== north ==
## caesar_cipher
module caesar_cipher (
   input            clk
  ,input            rst_n
  ,input            ptxt_valid  
  ,input            mode  
  ,input            key_shift_dir_1  
  ,input            key_shift_dir_3  
  ,input      [4:0] key_shift_num_1  
  ,input      [4:0] key_shift_num_3  
  ,input      [7:0] ptxt_char
  ,output reg [7:0] ctxt_char
  ,output reg       err_invalid_key_shift_num
  ,output reg       err_invalid_ptxt_char
  ,output reg       ctx_ready
);
make LEC_CHECK=0 ABC_AREA=1 CAP_MARGIN=20 CORE_MARGIN=2 CORE_UTILIZATION=72 CTS_CLUSTER_DIAMETER=97 CTS_CLUSTER_SIZE=13 PLACE_DENSITY_LB_ADDON=0.14 SETUP_SLACK_MARGIN=0.2 SLEW_MARGIN=20 finish   # period 3.84 ns
run.sh (not shown) runs the stock make flow with config.mk's settings and CLKGATE_MAP_FILE=.
Flow for north halted at 3_5_place_dp, error code DPL-0038.
### north -> south
==> flow/config.mk <==
export PLATFORM = sky130hd
export DESIGN_NAME = caesar_cipher
export DESIGN_NICKNAME = caesar_cipher
export VERILOG_FILES = /design/flow/design.v
export SDC_FILE = /design/flow/constraint.sdc
export NUM_CORES = 4
export LEC_CHECK = 0
export CAP_MARGIN = 20
export CORE_MARGIN = 2
export CORE_UTILIZATION = 9
export SLEW_MARGIN = 20
==> flow/constraint.sdc <==
create_clock -name core_clock -period 15.6 [get_ports {clk}]
set_input_delay 3.1200 -clock core_clock [delete_from_list [all_inputs] [get_ports {clk}]]
set_output_delay 3.1200 -clock core_clock [all_outputs]
set_load 0.01 [all_outputs]
Results
- The final layout from south, which completed every stage, passed the timing, design-rule and antenna checks at the end of the flow.
- Looking at instance tally after logic synthesis, south sits 8.0% below north.
- The total standard cell area after synthesis number comes out lower for north vs south.
- south vs north — area of the die climbed by more than 100%
diff inputs: south => east
-- flow/config.mk --
<<< south, line 9
export CORE_MARGIN = 2
export CORE_UTILIZATION = 9
export SLEW_MARGIN = 20
>>> east, line 9
export CORE_MARGIN = 2
export CORE_UTILIZATION = 66
export CTS_CLUSTER_SIZE = 100
export PLACE_DENSITY = 0.39
export SLEW_MARGIN = 20
==> flow/constraint.sdc <==
create_clock -name core_clock -period 13.2 [get_ports {clk}]
set_input_delay 2.6400 -clock core_clock [delete_from_list [all_inputs] [get_ports {clk}]]
set_output_delay 2.6400 -clock core_clock [all_outputs]
set_load 0.01 [all_outputs]
[summary]
On core utilization, the lower figure sits with south, not east. Sort south and east by worst hold slack across all endpoints asc -> top: east. Summary of east over south: met3 routing resource usage after global routing saw an increase; logic depth of the worst setup path including buffers fell by 2. Going from south to east, area of the multi-input gates now larger. Of east and south, it is east that has the higher routed wire length on met3.
Edits applied to the flow inputs when going from east to west:
-- flow/config.mk --
<<< east, line 9
export CORE_MARGIN = 2
export CORE_UTILIZATION = 66
export CTS_CLUSTER_SIZE = 100
export PLACE_DENSITY = 0.39
export SLEW_MARGIN = 20
>>> west, line 9
export CORE_MARGIN = 2
export CORE_UTILIZATION = 40
export SLEW_MARGIN = 20
==> flow/constraint.sdc <==
create_clock -name core_clock -period 14.0 [get_ports {clk}]
set_input_delay 2.8000 -clock core_clock [delete_from_list [all_inputs] [get_ports {clk}]]
set_output_delay 2.8000 -clock core_clock [all_outputs]
set_load 0.01 [all_outputs]
### Flow results
- All of east and west finish clean.
- Fraction of area in multi-input gates in west vs east: down 1.0 points
- Largest driver fanout on the critical path: west < east
- east and west ended up with roughly the same post-layout instance area.
- Number of vias per cell after detailed routing in west is 10% lower than in east
Input-level comparison between middle and west:
-- flow/config.mk --
<<< west, line 9
export CORE_MARGIN = 2
export CORE_UTILIZATION = 40
export SLEW_MARGIN = 20
>>> middle, line 9
export CORE_MARGIN = 2
export CORE_UTILIZATION = 23
export MIN_ROUTING_LAYER = met2
export SLEW_MARGIN = 0
## What came out
- Going from west to middle, width of the chip saw an increase; final-layout worst hold slack saw an increase.
- middle ends up with a worst setup slack that is 0.25 ns lower than in west.
- [middle vs west] setup slack at placement: lower in middle
- middle ended up with more standard cells than west.
- When middle is set beside west, its final antenna diode count turns out to be 10 larger.
- On middle: relative area change from synthesis to final layout is 3.7 points higher than what west gave.
- middle ended up with met3 as its layer carrying the most global-route usage; west ended up with met2.
- Measured against each other, west and middle differ in critical path depth, the lower figure coming from west.
- Status: sequential share of layout area parity (middle, west)

---

## run A
caesar_cipher again, from the RTL that the note above started with.
export LEC_CHECK = 0
export ABC_AREA = 1
export CAP_MARGIN = 15
export CELL_PAD_IN_SITES_DETAIL_PLACEMENT = 0
export CELL_PAD_IN_SITES_GLOBAL_PLACEMENT = 0
export CORE_MARGIN = 2
export CORE_UTILIZATION = 65
export CTS_CLUSTER_DIAMETER = 51
export CTS_CLUSTER_SIZE = 77
export GPL_TIMING_DRIVEN = 1
export MIN_ROUTING_LAYER = met1
export PLACE_DENSITY_LB_ADDON = 0.01
export SLEW_MARGIN = 20
export TNS_END_PERCENT = 65
create_clock -name core_clock -period 10.7 [get_ports {clk}]
Run A completed end to end with timing, DRC and antenna clean.
Input-level comparison between run B and run A:
# run A
export LEC_CHECK = 0
export ABC_AREA = 1
export CAP_MARGIN = 15
export CELL_PAD_IN_SITES_DETAIL_PLACEMENT = 0
export CELL_PAD_IN_SITES_GLOBAL_PLACEMENT = 0
export CORE_MARGIN = 2
export CORE_UTILIZATION = 65
export CTS_CLUSTER_DIAMETER = 51
export CTS_CLUSTER_SIZE = 77
export GPL_TIMING_DRIVEN = 1
export MIN_ROUTING_LAYER = met1
export PLACE_DENSITY_LB_ADDON = 0.01
export SLEW_MARGIN = 20
export TNS_END_PERCENT = 65
create_clock -name core_clock -period 10.7 [get_ports {clk}]
# run B
export LEC_CHECK = 0
export CAP_MARGIN = 15
export CELL_PAD_IN_SITES_DETAIL_PLACEMENT = 0
export CELL_PAD_IN_SITES_GLOBAL_PLACEMENT = 0
export CORE_MARGIN = 2
export CORE_UTILIZATION = 57
export CTS_CLUSTER_DIAMETER = 389
export GPL_TIMING_DRIVEN = 1
export MIN_ROUTING_LAYER = met1
export PLACE_DENSITY_LB_ADDON = 0.1
export SLEW_MARGIN = 20
export TNS_END_PERCENT = 65
create_clock -name core_clock -period 10.7 [get_ports {clk}]
[summary]
The higher die height of run B and run A is in run B. Run B ended up with AND-OR/OR-AND gates as its main kind of combinational logic by area; run A ended up with simple AND/OR/NAND/NOR gates. A source of the critical timing path of key_shift_num_1[0] is what run A shows, while key_shift_num_3[0] belongs to run B. From run A to run B the numbers moved as follows: core utilization rose 7.3 points, worst setup slack moved down, chip area grew by about 27%, cell area climbed 42%. Run B: complete, dirty (setup timing). Fmax in run B is about 7% below run A.

---

## run 1
Starting RTL as in the previous note.
export LEC_CHECK = 0
export ABC_AREA = 1
export CAP_MARGIN = 20
export CORE_ASPECT_RATIO = 0.5
export CORE_MARGIN = 2
export CORE_UTILIZATION = 45
export CTS_CLUSTER_DIAMETER = 226
export CTS_CLUSTER_SIZE = 100
export GPL_ROUTABILITY_DRIVEN = 0
export PLACE_DENSITY_LB_ADDON = 0.08
export SLEW_MARGIN = 20
export TNS_END_PERCENT = 10
create_clock -name core_clock -period 14.0 [get_ports {clk}]
Run 1 reached the end of the flow, and the finished layout is clean on the timing, design-rule and antenna checks.
Setup changes, run 1 to run 2
- CELL_PAD_IN_SITES_GLOBAL_PLACEMENT newly set to 3
- CTS_CLUSTER_DIAMETER changed from 226 to 295
- CORE_ASPECT_RATIO removed (was 0.5)
Notes after the runs:
Run 2 did not finish; a tool error ended it in 3_1_place_gp_skip_io.
Diff run 1 -> run 2: adder and majority gate portion of the synthesized area held; synthesized cell count level.
Of run 2 and run 1, it is run 2 that has the lower chip width.
In terms of number of nets at floorplan, run 2 and run 1 differ only marginally.
Number of cells in the yosys synthesis report came out exactly the same in run 1 and run 2.
Going from run 1 to run 2, die area comparable; starting utilization of the core area has decreased.
Setup changes, run 2 to run 3
- TNS_END_PERCENT removed (was 10)
- CTS_CLUSTER_DIAMETER removed (was 295)
- CELL_PAD_IN_SITES_GLOBAL_PLACEMENT removed (was 3)
- CORE_UTILIZATION changed from 45 to 40
- ABC_AREA removed (was 1)
- CORE_MARGIN changed from 2 to 8
- CTS_CLUSTER_SIZE removed (was 100)
- MAX_ROUTING_LAYER newly set to met4
- PLACE_DENSITY_LB_ADDON changed from 0.08 to 0.1
- SLEW_MARGIN changed from 20 to 0
- GPL_ROUTABILITY_DRIVEN removed (was 0)
Findings:
- Run 3 | stages: all done | timing, DRC, antenna: all pass
- In run 3 relative to run 2, synthesized area had gone up by more than 10%.
- Run 3 against run 2: arithmetic-cell share of the synthesized area counting full adders, half adders and majority gates lost 1.8 points; effective utilization at floorplan lost 5.1 points.

---

caesar_cipher again, from the RTL that the note above started with.
make LEC_CHECK=0 ABC_AREA=1 CAP_MARGIN=20 CORE_MARGIN=2 CORE_UTILIZATION=36 CTS_CLUSTER_DIAMETER=344 CTS_CLUSTER_SIZE=98 GPL_ROUTABILITY_DRIVEN=0 PLACE_DENSITY_LB_ADDON=0.08 SLEW_MARGIN=20 TNS_END_PERCENT=10 finish   # period 14.0 ns
Edit:
--- a/flow/config.mk
+++ b/flow/config.mk
@@ -11,3 +11,3 @@
-export CORE_UTILIZATION = 36
-export CTS_CLUSTER_DIAMETER = 344
-export CTS_CLUSTER_SIZE = 98
+export CORE_UTILIZATION = 45
+export CTS_CLUSTER_DIAMETER = 103
+export CTS_CLUSTER_SIZE = 100
Effect: The changed run completed with no timing, DRC or antenna violations; cell area goes down by 1.1%; final cell count is lower by 4.1%; non-clock buffer count goes down by 2; wire length drops by 6.4%; maximum frequency came out higher by 0.79%; worst setup slack is better by 0.094 ns; area after synthesis is unchanged; global-route usage rises by 3.5 points.

---

caesar_cipher again, from the RTL that the note above started with.
make LEC_CHECK=0 CAP_MARGIN=20 CORE_MARGIN=2 CORE_UTILIZATION=40 PLACE_DENSITY_LB_ADDON=0.1 SLEW_MARGIN=40 finish   # period 14.0 ns
The starting point produced a clean layout.
==> next run, changes <==
--- a/flow/config.mk
+++ b/flow/config.mk
@@ -7,0 +8 @@
+export ABC_AREA = 0
@@ -9,4 +10,11 @@
-export CORE_MARGIN = 2
-export CORE_UTILIZATION = 40
-export PLACE_DENSITY_LB_ADDON = 0.1
-export SLEW_MARGIN = 40
+export CELL_PAD_IN_SITES_DETAIL_PLACEMENT = 0
+export CORE_ASPECT_RATIO = 1.15
+export CORE_MARGIN = 4
+export CORE_UTILIZATION = 68
+export CTS_CLUSTER_DIAMETER = 46
+export CTS_CLUSTER_SIZE = 97
+export GPL_ROUTABILITY_DRIVEN = 1
+export GPL_TIMING_DRIVEN = 0
+export MAX_ROUTING_LAYER = met4
+export MIN_ROUTING_LAYER = met1
+export SLEW_MARGIN = 35
Effect: The new run passed the timing, design-rule and antenna checks. Non-clock buffer count came out higher by 18. Worst setup slack gets worse by 160 ps. Design area came out lower by 1.0%. Fmax is lower by 1.2%. Synthesized area does not change. Critical path depth came out higher by 4. Routed wire length decreases by 6.6%. Cell count fell by 6.9%. Die area is lower by 37%.
==> next run, changes <==
==> flow/config.mk (replaced) <==
export PLATFORM = sky130hd
export DESIGN_NAME = caesar_cipher
export DESIGN_NICKNAME = caesar_cipher
export VERILOG_FILES = /design/flow/design.v
export SDC_FILE = /design/flow/constraint.sdc
export NUM_CORES = 4
export LEC_CHECK = 0
export ABC_AREA = 1
export CAP_MARGIN = 20
export CORE_MARGIN = 2
export CORE_UTILIZATION = 27
export CTS_CLUSTER_DIAMETER = 217
export CTS_CLUSTER_SIZE = 98
export GPL_ROUTABILITY_DRIVEN = 0
export PLACE_DENSITY_LB_ADDON = 0.08
export SLEW_MARGIN = 20
export TNS_END_PERCENT = 10
Effect: Synthesized area went down by about 11%. Global-route usage went down by 22 points. Worst hold slack gains 34 ps. Setup slack gains 1600 ps.
==> next run, changes <==
--- a/flow/config.mk
+++ b/flow/config.mk
@@ -9,0 +10 @@
+export CELL_PAD_IN_SITES_DETAIL_PLACEMENT = 1
@@ -11,3 +12,3 @@
-export CORE_UTILIZATION = 27
-export CTS_CLUSTER_DIAMETER = 217
-export CTS_CLUSTER_SIZE = 98
+export CORE_UTILIZATION = 68
+export CTS_CLUSTER_DIAMETER = 46
+export CTS_CLUSTER_SIZE = 27
@@ -15,3 +16,4 @@
-export PLACE_DENSITY_LB_ADDON = 0.08
-export SLEW_MARGIN = 20
-export TNS_END_PERCENT = 10
+export GPL_TIMING_DRIVEN = 0
+export MAX_ROUTING_LAYER = met4
+export MIN_ROUTING_LAYER = met1
+export SLEW_MARGIN = 0
Result: Now the flow aborted during 3_5_place_dp. Die area went down by 59%. Synthesized cell count stays the same. Area after synthesis does not change.
==> next run, changes <==
--- a/flow/config.mk
+++ b/flow/config.mk
@@ -14,3 +13,0 @@
-export CTS_CLUSTER_SIZE = 27
-export GPL_ROUTABILITY_DRIVEN = 0
-export GPL_TIMING_DRIVEN = 0
The new run never finished: it broke off in 3_5_place_dp, error DPL-0033.
Synthesized cell count does not change.
Synthesized area stays the same.
Die area stays the same.
